Setup of fjord:
==> flow/design.v (excerpt) <==
module DiscriminantCalculator(
    input signed [31:0] SphereX,
    input signed [31:0] SphereY,
    input signed [31:0] SphereZ,
    input [31:0] SphereRadius,
    input signed [31:0] RayStartX,
    input signed [31:0] RayStartY,
    input signed [31:0] RayStartZ,
    input signed [31:0] RayDirX,
    input signed [31:0] RayDirY,
    input signed [31:0] RayDirZ,
    output signed [31:0] Discriminant,
    output signed [31:0] B_out,
    output QuickIntersects,
    input CLK,
    input aresetn,
    input InputValid,
    output InputReady,
    output OutputReady
    );
Settings: LEC_CHECK=0, CAP_MARGIN=20, CORE_MARGIN=2, CORE_UTILIZATION=40, SLEW_MARGIN=20; clock period 10.5 ns.
run.sh (not shown) runs the stock make flow with config.mk's settings and CLKGATE_MAP_FILE=.
fjord: done, clean on timing, DRC and antenna
Setup changes, fjord to violet
diff --git a/flow/config.mk b/flow/config.mk
--- a/flow/config.mk
+++ b/flow/config.mk
@@ -8,4 +8,4 @@
 export CAP_MARGIN = 20
 export CORE_MARGIN = 2
-export CORE_UTILIZATION = 40
+export CORE_UTILIZATION = 56
 export SLEW_MARGIN = 20
==> flow/constraint.sdc <==
create_clock -name core_clock -period 7.57 [get_ports {CLK}]
set_input_delay 1.5140 -clock core_clock [delete_from_list [all_inputs] [get_ports {CLK}]]
set_output_delay 1.5140 -clock core_clock [all_outputs]
set_load 0.01 [all_outputs]
--- outcome ---
- | pin slew with the least headroom to its limit | higher: fjord |
- No crash in violet: every stage finished, but the layout fails its final checks due to negative setup slack.
- violet vs fjord: die width down in violet
- violet has wire length per cell above what fjord had.
- Sequential share of layout area for violet is lower than for fjord.
- [compare] base=fjord new=violet: final non-filler cell area went up 9.6%; wire length moved up.
Setup changes, violet to amber
diff --git a/flow/config.mk b/flow/config.mk
--- a/flow/config.mk
+++ b/flow/config.mk
@@ -8,4 +8,7 @@
 export CAP_MARGIN = 20
 export CORE_MARGIN = 2
-export CORE_UTILIZATION = 56
+export CORE_UTILIZATION = 72
+export HOLD_SLACK_MARGIN = -0.07
+export PLACE_DENSITY = 0.67
+export SETUP_SLACK_MARGIN = -0.52
 export SLEW_MARGIN = 20
==> flow/constraint.sdc <==
create_clock -name core_clock -period 7.31 [get_ports {CLK}]
set_input_delay 1.4620 -clock core_clock [delete_from_list [all_inputs] [get_ports {CLK}]]
set_output_delay 1.4620 -clock core_clock [all_outputs]
set_load 0.01 [all_outputs]
- Of the two values seen for critical path endpoint, B[30] was produced by amber and C[27] by violet.
- Time the worst path needs with I/O delays and setup improves in amber relative to violet.
- In amber the implementation ran to completion but is not tape-out ready, as the final checks report negative setup slack.
- Of amber and violet, violet shows the lower average via count per standard cell, with amber above it.
- Summary of amber over violet: maximum fanout along the worst path increased 6; worst setup slack now sits lower.
- Final clock period utilization by the worst path delta for amber relative to violet: 4.2 points higher

* * *

## the previous run
Starting RTL as in the previous note.
==> flow/config.mk <==
export PLATFORM = sky130hd
export DESIGN_NAME = DiscriminantCalculator
export DESIGN_NICKNAME = DiscriminantCalculator
export VERILOG_FILES = /design/flow/design.v
export SDC_FILE = /design/flow/constraint.sdc
export NUM_CORES = 4
export LEC_CHECK = 0
export CAP_MARGIN = 20
export CORE_MARGIN = 2
export CORE_UTILIZATION = 40
export CTS_CLUSTER_DIAMETER = 151
export CTS_CLUSTER_SIZE = 16
export SLEW_MARGIN = 20
export TNS_END_PERCENT = 15
==> flow/constraint.sdc <==
create_clock -name core_clock -period 11.0 [get_ports {CLK}]
set_input_delay 2.2000 -clock core_clock [delete_from_list [all_inputs] [get_ports {CLK}]]
set_output_delay 2.2000 -clock core_clock [all_outputs]
set_load 0.01 [all_outputs]
Edits applied to the flow inputs when going from the previous run to the current run:
Settings: putting HOLD_SLACK_MARGIN at -0.09 where nothing was set; swapping 40 for 72 in CORE_UTILIZATION; clearing CTS_CLUSTER_DIAMETER, which used to be 151; clearing CTS_CLUSTER_SIZE, which used to be 16; putting SETUP_SLACK_MARGIN at -0.48 where nothing was set; clearing TNS_END_PERCENT, which used to be 15; swapping 11.0 for 7.44 in the clock period (ns, I/O delays scaled along).
==> results <==
Status for the previous run and the current run: clean finish in the previous run only
Critical path depth in cells: the current run vs the previous run up 10%
Taking the previous run as the reference, in the current run synthesized area saw little to no change, row count went down by about 25%.
Total clock buffers created by CTS on the current run is up relative to the previous run.
Sort the previous run and the current run by cell area after layout, ascending, and the previous run comes first.
In the metrics for the previous run and the current run, the one carrying the higher utilization is the current run.
Min count of plain and timing-repair buffers in the layout across the previous run and the current run: the previous run
